==> inputs of job 3766 <==
==> flow/design.v (excerpt) <==
module cordic_dds #(
 parameter OUT_WIDTH = 16,
 parameter OUT_REGISTER_EN = 1,
 parameter FREQ_WORD_INIITIAL = 32'h6D3A06,  
 parameter PHASE_WORD_INIITIAL = 0,
 parameter K = 16'h4DBA
)(
 input                      clk,
 input                      rst_n,
 input                      cfg_vld,
 input      [31:0]          cfg_freq_word,
 input      [31:0]          cfg_phase_word,
 output reg                 sig_vld_o,
 output     [OUT_WIDTH-1:0] sin_o,
 output     [OUT_WIDTH-1:0] cos_o
    );
clock: 5.0 ns
lec_check: 0
cap_margin: 20
core_margin: 3
core_utilization: 40
setup_slack_margin: 0.1
slew_margin: 20
run.sh (not shown) runs the stock make flow with config.mk's settings and CLKGATE_MAP_FILE=.
==> job 7355: changes against job 3766 <==
--- a/flow/config.mk
+++ b/flow/config.mk
@@ -6,7 +6,10 @@
 export NUM_CORES = 4
 export LEC_CHECK = 0
 export CAP_MARGIN = 20
-export CORE_MARGIN = 3
-export CORE_UTILIZATION = 40
-export SETUP_SLACK_MARGIN = 0.1
-export SLEW_MARGIN = 20
+export CELL_PAD_IN_SITES_GLOBAL_PLACEMENT = 0
+export CORE_MARGIN = 2
+export CORE_UTILIZATION = 72
+export CTS_CLUSTER_DIAMETER = 228
+export GPL_TIMING_DRIVEN = 1
+export SLEW_MARGIN = 5
+export TNS_END_PERCENT = 90
==> flow/constraint.sdc (replaced) <==
create_clock -name core_clock -period 3.04 [get_ports {clk}]
set_input_delay 0.6080 -clock core_clock [delete_from_list [all_inputs] [get_ports {clk}]]
set_output_delay 0.6080 -clock core_clock [all_outputs]
set_load 0.01 [all_outputs]
==> notes <==
- Job 7355 did not get past global routing on DPL-0038. Job 3766 went through all stages and came out clean.
- Area after synthesis is the same in job 7355 and job 3766.
- Synthesized cell count is the same in job 3766 and job 7355.
- Die area: job 7355 is lower than job 3766 (about 45%).

---

==> nickel <==
Starting RTL as in the previous note.
Settings: LEC_CHECK=0, CAP_MARGIN=20, CORE_MARGIN=2, CORE_UTILIZATION=61, SETUP_SLACK_MARGIN=0.76, SLEW_MARGIN=20; clock period 2.59 ns.
==> ember: changes against nickel <==
CORE_UTILIZATION = 72   (was 61)
PLACE_DENSITY = 0.66   (was not set)
SETUP_SLACK_MARGIN = not set   (was 0.76)
==> flow/constraint.sdc (replaced) <==
create_clock -name core_clock -period 3.24 [get_ports {clk}]
set_input_delay 0.6480 -clock core_clock [delete_from_list [all_inputs] [get_ports {clk}]]
set_output_delay 0.6480 -clock core_clock [all_outputs]
set_load 0.01 [all_outputs]
==> delta: changes against nickel <==
CAP_MARGIN = 5   (was 20)
CELL_PAD_IN_SITES_DETAIL_PLACEMENT = 1   (was not set)
CORE_ASPECT_RATIO = 1.11   (was not set)
CORE_MARGIN = 3   (was 2)
CORE_UTILIZATION = 19   (was 61)
CTS_CLUSTER_SIZE = 16   (was not set)
MAX_ROUTING_LAYER = met4   (was not set)
SETUP_SLACK_MARGIN = 0.1   (was 0.76)
==> flow/constraint.sdc (replaced) <==
create_clock -name core_clock -period 5.0 [get_ports {clk}]
set_input_delay 1.0000 -clock core_clock [delete_from_list [all_inputs] [get_ports {clk}]]
set_output_delay 1.0000 -clock core_clock [all_outputs]
set_load 0.01 [all_outputs]
==> qor summary <==
| quantity | nickel | ember | delta |
|---|---|---|---|
| Status | did not finish | complete, but fails checks | finished clean |
| Failing step | global routing (5_1_grt) | - | - |
| Violated checks | - | setup timing | - |
| Final Net Count | - | 10,300 | 9,285 |
| Cell area after layout | - | 94,800 um^2 | 86,600 um^2 |
| Highest Signal Layer | - | met5 | met4 |
| Max-slew violation count | - | 0 | 0 |
| Die outline width | 355 um | 327 um | 603 um |
| Hold Path Class | - | in2reg | in2async |
| Number of warning messages in the logs | - | 92 | 95 |
| Number of DRC markers after the initial detailed-route iteration | - | 8,486 | 2,309 |
| Via/cell ratio | - | 6.81 | 4.36 |
| Sum of routed wire length over all layers | - | 254 mm | 191 mm |
| Crit Reg-Reg Startpoint | - | cordic_sin_cos_inst.angl_z[4][20] | cordic_sin_cos_inst.imag_y[5][9] |
| Time the final worst path needs with I/O delays and setup | - | 3780 ps | 4260 ps |
| Combinational gates | - | 6,430 | 6,430 |
| Cell class ranked first by area | - | multi-input combinational cells | multi-input combinational cells |

---

==> yarrow <==
==> flow/design.v <==
`timescale 1ns / 1ps
module cordic_sin_cos#(
 parameter OUT_WIDTH = 16,
 parameter OUT_REGISTER_EN = 1,
 parameter K = 16'h4DBA
)(
 input                       clk,
 input                       rst_n,
 input  [19:0]               angle,
 output [OUT_WIDTH-1:0]      cos_o,
 output [OUT_WIDTH-1:0]      sin_o
    );
    localparam OUT_WIDTH_EXP = 4;
    localparam K_EXP = {K,{OUT_WIDTH_EXP{1'b0}}};
    localparam ITERATION_NUM = OUT_WIDTH;
    localparam [16*21-1:0] actan_table =  { 21'h20000,21'h12E40,21'h09FB4,21'h05111,
                                            21'h028B1,21'h0145D,21'h00A2F,21'h00518,
                                            21'h0028C,21'h00146,21'h000A3,21'h00051,
                                            21'h00029,21'h00014,21'h0000A,21'h00005};
    reg  signed [OUT_WIDTH+OUT_WIDTH_EXP:0]   real_x[0:ITERATION_NUM];
    reg  signed [OUT_WIDTH+OUT_WIDTH_EXP:0]   imag_y[0:ITERATION_NUM];
    reg  signed [20:0]                        angl_z[0:ITERATION_NUM];
    wire        [1:0]                         quadrant;
    reg  signed [OUT_WIDTH+OUT_WIDTH_EXP:0]   init_x;
    reg  signed [OUT_WIDTH+OUT_WIDTH_EXP:0]   init_y;
    reg  signed [20:0]                        init_z;
    assign quadrant = angle[19:18];
    always @(quadrant,angle) begin
        case (quadrant)
            2'b00:begin
                init_x = K_EXP;
                init_y = 0;
                init_z = {1'b0,angle};
            end
            2'b01:begin
                init_x = -K_EXP;
                init_y = 0;
                init_z = {3'b111,angle[17:0]};
            end
            2'b10: begin
                init_x = -K_EXP;
                init_y = 0;
                init_z = {3'b000,angle[17:0]};
            end
            2'b11:begin
                init_x = K_EXP;
                init_y = 0;
                init_z = {1'b1,angle};
            end
            default:begin
                init_x = 0;
                init_y = 0;
                init_z = 0;
            end
        endcase
    end
    always@(posedge clk or negedge rst_n)  
    begin
        if(rst_n == 1'b0)begin
            real_x[0] <= 'h0;
            imag_y[0] <= 'h0;
            angl_z[0] <= 'h0;
        end else begin
            real_x[0] <= init_x;
            imag_y[0] <= init_y;
            angl_z[0] <= init_z;
        end
    end
    genvar i;
    generate
        for (i = 1 ; i <= ITERATION_NUM; i= i + 1)
        begin: iter
                always@(posedge clk or negedge rst_n)  
                    begin
                        if(rst_n == 1'b0)begin
                            real_x[i] <= 'h0;
                            imag_y[i] <= 'h0;
                            angl_z[i] <= 'h0;
                        end else if(angl_z[i-1][20]==1'b1)begin  
                            real_x[i] <= real_x[i-1] + ( imag_y[i-1]>>>(i-1) );
                            imag_y[i] <= imag_y[i-1] - ( real_x[i-1]>>>(i-1) );
                            angl_z[i] <= angl_z[i-1] + $signed(actan_table[(21*(16-i+1)-1)-:21]);
                        end else begin
                            real_x[i] <= real_x[i-1] - ( imag_y[i-1]>>>(i-1) );
                            imag_y[i] <= imag_y[i-1] + ( real_x[i-1]>>>(i-1) );
                            angl_z[i] <= angl_z[i-1] - $signed(actan_table[(21*(16-i+1)-1)-:21]);
                        end
                    end
        end
    endgenerate
    wire [OUT_WIDTH:0]   real_x_cut;
    wire [OUT_WIDTH:0]   imag_y_cut;
    reg  [OUT_WIDTH-1:0] cos_over_pro;
    reg  [OUT_WIDTH-1:0] sin_over_pro;
    assign real_x_cut = real_x[ITERATION_NUM][OUT_WIDTH+OUT_WIDTH_EXP:OUT_WIDTH_EXP];
    assign imag_y_cut = imag_y[ITERATION_NUM][OUT_WIDTH+OUT_WIDTH_EXP:OUT_WIDTH_EXP];
    always@(*)begin
            case(real_x_cut[OUT_WIDTH:OUT_WIDTH-1])
                2'b00:cos_over_pro = real_x_cut[OUT_WIDTH-1:0];
                2'b01:cos_over_pro = {1'b0,{(OUT_WIDTH-1){1'b1}}};
                2'b10:cos_over_pro = {1'b1,{(OUT_WIDTH-2){1'b0}},1'b1};
                2'b11:cos_over_pro = real_x_cut[OUT_WIDTH-1:0];
                default:cos_over_pro = real_x_cut[OUT_WIDTH-1:0];
            endcase
    end
    always@(*)begin
            case(imag_y_cut[OUT_WIDTH:OUT_WIDTH-1])
                2'b00:sin_over_pro = imag_y_cut[OUT_WIDTH-1:0];
                2'b01:sin_over_pro = {1'b0,{(OUT_WIDTH-1){1'b1}}};
                2'b10:sin_over_pro = {1'b1,{(OUT_WIDTH-2){1'b0}},1'b1};
                2'b11:sin_over_pro = imag_y_cut[OUT_WIDTH-1:0];
                default:sin_over_pro = imag_y_cut[OUT_WIDTH-1:0];
            endcase
    end
    generate if (OUT_REGISTER_EN == 1'b1) begin:reg_out
        reg [OUT_WIDTH-1:0] cos_r;
        reg [OUT_WIDTH-1:0] sin_r;
        always@(posedge clk or negedge rst_n) begin
            if(rst_n == 1'b0)begin
                cos_r <= 'h0;
                sin_r <= 'h0;
            end else begin
                cos_r <= cos_over_pro;
                sin_r <= sin_over_pro;
            end
        end
        assign cos_o = cos_r;
        assign sin_o = sin_r;
    end else begin:no_reg_out
        assign cos_o = cos_over_pro;
        assign sin_o = sin_over_pro;
    end
    endgenerate
endmodule
`timescale 1ns / 1ps
module cordic_dds #(
 parameter OUT_WIDTH = 16,
 parameter OUT_REGISTER_EN = 1,
 parameter FREQ_WORD_INIITIAL = 32'h6D3A06,  
 parameter PHASE_WORD_INIITIAL = 0,
 parameter K = 16'h4DBA
)(
 input                      clk,
 input                      rst_n,
 input                      cfg_vld,
 input      [31:0]          cfg_freq_word,
 input      [31:0]          cfg_phase_word,
 output reg                 sig_vld_o,
 output     [OUT_WIDTH-1:0] sin_o,
 output     [OUT_WIDTH-1:0] cos_o
    );
 localparam PRO_DELAY = OUT_WIDTH + OUT_REGISTER_EN;
 reg [31:0] phase_accum;  
 reg [31:0] add_freq_wd;
 reg [4:0]  pro_cnt;
 always@(posedge clk or negedge rst_n)  
 begin
     if(rst_n == 1'b0)begin
         phase_accum <= PHASE_WORD_INIITIAL;
         add_freq_wd <= FREQ_WORD_INIITIAL;
     end else if(cfg_vld == 1'b1)begin 
         phase_accum <= cfg_phase_word;
         add_freq_wd <= cfg_freq_word;
     end else begin
         phase_accum <=  phase_accum + add_freq_wd;
     end
 end
 always@(posedge clk or negedge rst_n)  
 begin
     if(rst_n == 1'b0)begin
         pro_cnt <= 'h0;
         sig_vld_o <= 1'b0;
     end else if(pro_cnt == PRO_DELAY) begin
         pro_cnt <=  pro_cnt;
         sig_vld_o <= 1'b1;
     end else begin
         pro_cnt <=  pro_cnt + 1'b1;
         sig_vld_o <= 1'b0;
     end
 end
 cordic_sin_cos #(
 .OUT_WIDTH (OUT_WIDTH),
 .OUT_REGISTER_EN(OUT_REGISTER_EN),
 .K(K)
 )cordic_sin_cos_inst(
 .clk    (clk),
 .rst_n  (rst_n),
 .angle  (phase_accum[31:12]),
 .cos_o  (cos_o),
 .sin_o  (sin_o)
  );
endmodule
==> flow/run.sh <==
#!/bin/bash
# the make line also repeats each setting of config.mk as NAME=value (left out here)
make -C /OpenROAD-flow-scripts/flow DESIGN_CONFIG=/design/flow/config.mk WORK_HOME=/design/flow/orfs CLKGATE_MAP_FILE= finish
==> flow/config.mk <==
export PLATFORM = sky130hd
export DESIGN_NAME = cordic_dds
export DESIGN_NICKNAME = cordic_dds
export VERILOG_FILES = /design/flow/design.v
export SDC_FILE = /design/flow/constraint.sdc
export NUM_CORES = 4
export LEC_CHECK = 0
export ABC_AREA = 0
export CAP_MARGIN = 20
export CELL_PAD_IN_SITES_DETAIL_PLACEMENT = 2
export CELL_PAD_IN_SITES_GLOBAL_PLACEMENT = 1
export CORE_MARGIN = 2
export CORE_UTILIZATION = 54
export CTS_CLUSTER_SIZE = 18
export GPL_ROUTABILITY_DRIVEN = 0
export GPL_TIMING_DRIVEN = 0
export MAX_ROUTING_LAYER = met4
export MIN_ROUTING_LAYER = met2
export PLACE_DENSITY = 0.74
export SETUP_SLACK_MARGIN = 0.1
export SLEW_MARGIN = 40
==> flow/constraint.sdc <==
create_clock -name core_clock -period 2.83 [get_ports {clk}]
set_input_delay 0.5660 -clock core_clock [delete_from_list [all_inputs] [get_ports {clk}]]
set_output_delay 0.5660 -clock core_clock [all_outputs]
set_load 0.01 [all_outputs]
==> inputs of quartz, as changes to yarrow <==
- ABC_AREA: 0 -> unset
- CELL_PAD_IN_SITES_DETAIL_PLACEMENT: 2 -> unset
- CELL_PAD_IN_SITES_GLOBAL_PLACEMENT: 1 -> 0
- CORE_UTILIZATION: 54 -> 70
- CTS_CLUSTER_SIZE: 18 -> unset
- GPL_ROUTABILITY_DRIVEN: 0 -> unset
- GPL_TIMING_DRIVEN: 0 -> 1
- MAX_ROUTING_LAYER: met4 -> unset
- MIN_ROUTING_LAYER: met2 -> unset
- PLACE_DENSITY: 0.74 -> unset
- SETUP_SLACK_MARGIN: 0.1 -> unset
- SLEW_MARGIN: 40 -> 5
- TNS_END_PERCENT: unset -> 90
==> flow/constraint.sdc (replaced) <==
create_clock -name core_clock -period 3.65 [get_ports {clk}]
set_input_delay 0.7300 -clock core_clock [delete_from_list [all_inputs] [get_ports {clk}]]
set_output_delay 0.7300 -clock core_clock [all_outputs]
set_load 0.01 [all_outputs]
==> results <==
- yarrow ended with an error in detailed placement (3_5_place_dp). quartz passed the timing, DRC and antenna checks.
- In quartz the die area is smaller than in yarrow, by about 23%.
- Synthesized cell count is the same in yarrow and quartz.
- Synthesized area is the same in quartz and yarrow.
